==> flow/design.v (excerpt) <==
module badicecream(input         Clk,                 
                             Reset,               
                             frame_clk,           
                input [10:0]   DrawX, DrawY ,    
				input [15:0]   keycode,				  
               	output logic is_BI	,			 
				output logic [10:0] BI_X, BI_Y,
				input logic up_wall, down_wall , left_wall, right_wall,
				output logic [10:0] BI_X_Pos, BI_Y_Pos,
				output logic [5:0] BI_BlkX_Pos, BI_BlkY_Pos
              );
	enum logic[2:0] { 
					 right=3'b000, 
					 left=3'b001,
					 up=3'b010,
					 down=3'b011,
					 Halted=3'b100} Dir, Dir_in, Dir_delayed, Dir_delayed_in;
    parameter [10:0] BI_X_Corner = 11'd64;   
    parameter [10:0] BI_Y_Corner = 11'd95;   
    parameter [5:0] BI_Blk_X_Corner = 6'd1;   
    parameter [5:0] BI_Blk_Y_Corner = 6'd1;   
    parameter [10:0] BI_X_Step = 10'd1;       
    parameter [10:0] BI_Y_Step = 10'd1;       
    parameter  BI_sizeX = 6'd32;         
	parameter  BI_sizeY = 6'd48;
	logic [5:0] frame_counter, per_frame_counter;   
	logic [5:0] frame_counter_in, per_frame_counter_in;
  ...
Size in the first run: roughly 68 flip-flops, about 100 I/O pins, roughly 6400 µm² of cells after synthesis.
clock: 5.39 ns
lec_check: 0
abc_area: 1
cap_margin: 20
core_aspect_ratio: 1.05
core_margin: 2
core_utilization: 72
cts_cluster_diameter: 349
max_routing_layer: met5
place_density_lb_addon: 0.11
setup_slack_margin: 1.56
slew_margin: 20
tns_end_percent: 15
run.sh (not shown) runs the stock make flow with config.mk's settings and CLKGATE_MAP_FILE=.
The baseline ended with an error in clock tree synthesis.
Then changed:
==> flow/config.mk (replaced) <==
export PLATFORM = sky130hd
export DESIGN_NAME = badicecream
export DESIGN_NICKNAME = badicecream
export VERILOG_FILES = /design/flow/design.v
export SDC_FILE = /design/flow/constraint.sdc
export NUM_CORES = 4
export LEC_CHECK = 0
export CAP_MARGIN = 20
export CORE_MARGIN = 2
export CORE_UTILIZATION = 46
export CTS_CLUSTER_DIAMETER = 210
export CTS_CLUSTER_SIZE = 100
export MAX_ROUTING_LAYER = met5
export PLACE_DENSITY = 0.91
export SLEW_MARGIN = 20
export TNS_END_PERCENT = 15
==> flow/constraint.sdc (replaced) <==
create_clock -name core_clock -period 9.0 [get_ports {Clk}]
set_input_delay 1.8000 -clock core_clock [delete_from_list [all_inputs] [get_ports {Clk}]]
set_output_delay 1.8000 -clock core_clock [all_outputs]
set_load 0.01 [all_outputs]
The new run produced a clean layout. Die size rises by 45%. Synthesized area falls by 6.1%. Synthesized cell count falls by about 22%.
Then changed:
==> flow/config.mk (replaced) <==
export PLATFORM = sky130hd
export DESIGN_NAME = badicecream
export DESIGN_NICKNAME = badicecream
export VERILOG_FILES = /design/flow/design.v
export SDC_FILE = /design/flow/constraint.sdc
export NUM_CORES = 4
export LEC_CHECK = 0
export ABC_AREA = 1
export CAP_MARGIN = 10
export CORE_MARGIN = 2
export CORE_UTILIZATION = 50
export CTS_CLUSTER_DIAMETER = 254
export CTS_CLUSTER_SIZE = 100
export MAX_ROUTING_LAYER = met5
export PLACE_DENSITY_LB_ADDON = 0.05
export SLEW_MARGIN = 20
export TNS_END_PERCENT = 15
Clock power went up by 7.0%.
Clock-buffer cell count rose by 2.
Core utilization increases by 3.4 points.
Critical path depth is higher by 11.
Wire length grows by 8.6%.
Die size shrinks by 2.0%.
Fmax increases by 7.9%.
Synthesized area rose by 6.5%.
Sequential share of layout area falls by 0.84 points.
Then changed:
==> flow/config.mk (replaced) <==
export PLATFORM = sky130hd
export DESIGN_NAME = badicecream
export DESIGN_NICKNAME = badicecream
export VERILOG_FILES = /design/flow/design.v
export SDC_FILE = /design/flow/constraint.sdc
export NUM_CORES = 4
export LEC_CHECK = 0
export CAP_MARGIN = 20
export CORE_MARGIN = 2
export CORE_UTILIZATION = 64
export SLEW_MARGIN = 20
==> flow/constraint.sdc (replaced) <==
create_clock -name core_clock -period 5.69 [get_ports {Clk}]
set_input_delay 1.1380 -clock core_clock [delete_from_list [all_inputs] [get_ports {Clk}]]
set_output_delay 1.1380 -clock core_clock [all_outputs]
set_load 0.01 [all_outputs]
=> The changed run died in global routing, error ODB-0269. Synthesized area drops by a few percent. Synthesized cell count drops by about a fifth. Die size drops by a quarter to a third.

badicecream again, from the RTL that the note above started with.
Settings: LEC_CHECK=0, ABC_AREA=1, CAP_MARGIN=30, CELL_PAD_IN_SITES_DETAIL_PLACEMENT=2, CORE_MARGIN=2, CORE_UTILIZATION=40, CTS_CLUSTER_SIZE=24, GPL_ROUTABILITY_DRIVEN=0, GPL_TIMING_DRIVEN=0, MAX_ROUTING_LAYER=met4, SETUP_SLACK_MARGIN=0.2, SLEW_MARGIN=30; clock period 8.0 ns.
The baseline did not get past clock tree synthesis (4_1_cts) (DPL-0033).
==> next run, changes <==
--- a/flow/config.mk
+++ b/flow/config.mk
@@ -7,9 +7,7 @@
 export LEC_CHECK = 0
 export ABC_AREA = 1
-export CAP_MARGIN = 30
-export CELL_PAD_IN_SITES_DETAIL_PLACEMENT = 2
+export CAP_MARGIN = 15
 export CORE_MARGIN = 2
 export CORE_UTILIZATION = 40
-export CTS_CLUSTER_SIZE = 24
 export GPL_ROUTABILITY_DRIVEN = 0
 export GPL_TIMING_DRIVEN = 0
This time the run completed with no timing, DRC or antenna violations. Synthesized area is unchanged. Die area stays the same. Synthesized cell count does not change.
==> next run, changes <==
==> flow/config.mk (replaced) <==
export PLATFORM = sky130hd
export DESIGN_NAME = badicecream
export DESIGN_NICKNAME = badicecream
export VERILOG_FILES = /design/flow/design.v
export SDC_FILE = /design/flow/constraint.sdc
export NUM_CORES = 4
export LEC_CHECK = 0
export CAP_MARGIN = 20
export CORE_MARGIN = 2
export CORE_UTILIZATION = 12
export SETUP_SLACK_MARGIN = 0.2
export SLEW_MARGIN = 20
==> flow/constraint.sdc (replaced) <==
create_clock -name core_clock -period 8.45 [get_ports {Clk}]
set_input_delay 1.6900 -clock core_clock [delete_from_list [all_inputs] [get_ports {Clk}]]
set_output_delay 1.6900 -clock core_clock [all_outputs]
set_load 0.01 [all_outputs]
What happened:
- The changed run completed with no timing, DRC or antenna violations
- via count drops by 13%
- synthesized cell count drops by 22%
- sequential power drops by about 5%
- setup slack got worse by 0.23 ns
No activity file was given, so power comes from the tool's default toggle rates.
